main:
## uart_top
module uart_top (
	input 		clk,    
	input 		rst_n,
	input 		uart_rx,
	output		uart_tx
);
Size: ~110 flip-flops, about 6000 µm² of cells after synthesis.
Settings: LEC_CHECK=0, ABC_AREA=1, CAP_MARGIN=20, CELL_PAD_IN_SITES_DETAIL_PLACEMENT=2, CORE_ASPECT_RATIO=1.18, CORE_MARGIN=2, CORE_UTILIZATION=34, CTS_CLUSTER_DIAMETER=130, CTS_CLUSTER_SIZE=40, GPL_ROUTABILITY_DRIVEN=1, HOLD_SLACK_MARGIN=0.19, MIN_ROUTING_LAYER=met2, PLACE_DENSITY_LB_ADDON=0.13, SETUP_SLACK_MARGIN=0.82, SLEW_MARGIN=10, TNS_END_PERCENT=60; clock period 6.52 ns.
run.sh (not shown) runs the stock make flow with config.mk's settings and CLKGATE_MAP_FILE=.
main closes out successfully: all stages finished, all timing, DRC and antenna checks passed.
For the feature branch, these inputs were changed with respect to main:
- removing SETUP_SLACK_MARGIN (formerly 0.82)
- removing CORE_ASPECT_RATIO (formerly 1.18)
- changing CORE_UTILIZATION from 34 to 72
- removing PLACE_DENSITY_LB_ADDON (formerly 0.13)
- removing GPL_ROUTABILITY_DRIVEN (formerly 1)
- removing CTS_CLUSTER_DIAMETER (formerly 130)
- removing ABC_AREA (formerly 1)
- removing HOLD_SLACK_MARGIN (formerly 0.19)
- removing MIN_ROUTING_LAYER (formerly met2)
- removing CELL_PAD_IN_SITES_DETAIL_PLACEMENT (formerly 2)
- changing SLEW_MARGIN from 10 to 20
- removing TNS_END_PERCENT (formerly 60)
- removing CTS_CLUSTER_SIZE (formerly 40)
- changing the clock period (ns, I/O delays scaled along) from 6.52 to 5.89
[summary]
On switching power as a share of total power: the feature branch sits below main. Sort the feature branch and main by critical path depth, ascending, and the feature branch comes first. Comparing the feature branch and main, gate count after technology mapping is higher on main. From the feature branch to main, number of antenna violations at the first check in global routing did not move at all. main → the feature branch: via count down 43%; worst slack at placement up 0.032 ns; fraction of standard cell area that is sequential up 5.1 points; number of library cell types mapped by synthesis up 12%. Comparing the feature branch and main, the lower arrival time at the worst endpoint is on the feature branch.

========
uart_top again, from the RTL that the note above started with.
==> flow/config.mk <==
export PLATFORM = sky130hd
export DESIGN_NAME = uart_top
export DESIGN_NICKNAME = uart_top
export VERILOG_FILES = /design/flow/design.v
export SDC_FILE = /design/flow/constraint.sdc
export NUM_CORES = 4
export LEC_CHECK = 0
export ABC_AREA = 1
export CAP_MARGIN = 40
export CORE_ASPECT_RATIO = 0.5
export CORE_MARGIN = 2
export CORE_UTILIZATION = 72
export CTS_CLUSTER_DIAMETER = 398
export CTS_CLUSTER_SIZE = 99
export PLACE_DENSITY_LB_ADDON = 0.2
export SETUP_SLACK_MARGIN = 3.27
export SLEW_MARGIN = 20
==> flow/constraint.sdc <==
create_clock -name core_clock -period 11.2 [get_ports {clk}]
set_input_delay 2.2400 -clock core_clock [delete_from_list [all_inputs] [get_ports {clk}]]
set_output_delay 2.2400 -clock core_clock [all_outputs]
set_load 0.01 [all_outputs]
Next try:
ABC_AREA = default   (was 1)
CAP_MARGIN = 20   (was 40)
CORE_ASPECT_RATIO = default   (was 0.5)
CTS_CLUSTER_DIAMETER = default   (was 398)
CTS_CLUSTER_SIZE = default   (was 99)
PLACE_DENSITY_LB_ADDON = default   (was 0.2)
SETUP_SLACK_MARGIN = default   (was 3.27)
clock period = 10.3 ns   (was 11.2 ns; I/O delays follow)
What happened: Power goes down by 13%. Flip-flop count stays the same. Global-route usage fell by 3.3 points. Area after synthesis is lower by about 8%. Cell area drops by 10%. Clock power goes down by about 28%. First-iteration DRC count fell by 49%. Core utilization came out lower by 1.6 points. Setup slack loses 0.47 ns. Sequential share of layout area goes up by 4.5 points. Register-to-register slack degrades by 1.2 ns.
Next try:
SETUP_SLACK_MARGIN = 0.93   (was default)
clock period = 3.23 ns   (was 10.3 ns; I/O delays follow)
What happened: The changed run passed the timing, DRC and antenna checks; utilization climbs by 1.4 points; non-clock buffer count climbs by 3; via count climbs by a few percent.
Next try:
CORE_UTILIZATION = 40   (was 72)
SETUP_SLACK_MARGIN = default   (was 0.93)
clock period = 5.61 ns   (was 3.23 ns; I/O delays follow)
Result: Sequential share of layout area came out lower by 0.70 points. Worst setup slack is better by 1.9 ns. Clock-buffer cell count went down by 2. Global-route usage decreases by 11 points. Clock skew hardly moves. Final cell count climbs by 11%. Power fell by 40%. Core utilization shrinks by 35 points. Routed wire length drops by 5.1%. Via count came out lower by 5.7%. First-iteration DRC count came out lower by 30%.
Next try:
CORE_ASPECT_RATIO = 0.55   (was default)
SLEW_MARGIN = 35   (was 20)
clock period = 20.0 ns   (was 5.61 ns; I/O delays follow)
The changed run passed the timing, DRC and antenna checks.
Global-route usage came out higher by 1.4 points.
Hold slack is better by 0.014 ns.
Final area hardly moves.
Routed wire length went up by 12%.
Non-clock buffer count does not change.
Area after synthesis is unchanged.
Critical path depth grows by 1.
Clock power goes down by 73%.
Clock-buffer cell count does not change.
Next try:
ABC_AREA = 1   (was default)
CORE_ASPECT_RATIO = default   (was 0.55)
CORE_UTILIZATION = 43   (was 40)
CTS_CLUSTER_DIAMETER = 323   (was default)
CTS_CLUSTER_SIZE = 98   (was default)
PLACE_DENSITY = 0.37   (was default)
SETUP_SLACK_MARGIN = 5.0   (was default)
SLEW_MARGIN = 20   (was 35)
TNS_END_PERCENT = 20   (was default)
=> The new run finished with timing, DRC and antenna clean; worst hold slack degrades by 0.0059 ns; worst setup slack is worse by 0.53 ns; first-iteration DRC count went down by 39%; total power goes up by 9.2%; global-route usage grows by 2.6 points; maximum frequency shrinks by 8.4%; die area increases by 0.86%; clock skew decreases by 0.0054 ns; clock-buffer cell count is unchanged.

========
uart_top again, from the RTL that the note above started with.
Settings: LEC_CHECK=0, CAP_MARGIN=20, CELL_PAD_IN_SITES_DETAIL_PLACEMENT=0, CORE_ASPECT_RATIO=1.86, CORE_MARGIN=2, CORE_UTILIZATION=70, CTS_CLUSTER_DIAMETER=320, CTS_CLUSTER_SIZE=88, PLACE_DENSITY=0.37, SETUP_SLACK_MARGIN=-0.59, SLEW_MARGIN=10, TNS_END_PERCENT=80; clock period 5.91 ns.
Then changed:
==> flow/config.mk (replaced) <==
export PLATFORM = sky130hd
export DESIGN_NAME = uart_top
export DESIGN_NICKNAME = uart_top
export VERILOG_FILES = /design/flow/design.v
export SDC_FILE = /design/flow/constraint.sdc
export NUM_CORES = 4
export LEC_CHECK = 0
export CAP_MARGIN = 20
export CORE_MARGIN = 2
export CORE_UTILIZATION = 64
export SLEW_MARGIN = 20
==> flow/constraint.sdc (replaced) <==
create_clock -name core_clock -period 5.61 [get_ports {clk}]
set_input_delay 1.1220 -clock core_clock [delete_from_list [all_inputs] [get_ports {clk}]]
set_output_delay 1.1220 -clock core_clock [all_outputs]
set_load 0.01 [all_outputs]
After rerunning: The changed run finished with timing, DRC and antenna clean; via count went down by 2.7%; global-route usage went down by 5.5 points; synthesized cell count is unchanged; area after synthesis does not change.
Then changed:
--- a/flow/config.mk
+++ b/flow/config.mk
@@ -8,4 +8,4 @@
 export CAP_MARGIN = 20
 export CORE_MARGIN = 2
-export CORE_UTILIZATION = 64
+export CORE_UTILIZATION = 40
 export SLEW_MARGIN = 20
==> flow/constraint.sdc (replaced) <==
create_clock -name core_clock -period 20.0 [get_ports {clk}]
set_input_delay 4.0000 -clock core_clock [delete_from_list [all_inputs] [get_ports {clk}]]
set_output_delay 4.0000 -clock core_clock [all_outputs]
set_load 0.01 [all_outputs]
Critical path depth is lower by 1.
Hold slack is worse by 5.8 ps.
Synthesized area is unchanged.
Cell area is higher by about 4%.
Power figures rest on the tool's default switching activity, not on a simulated workload.
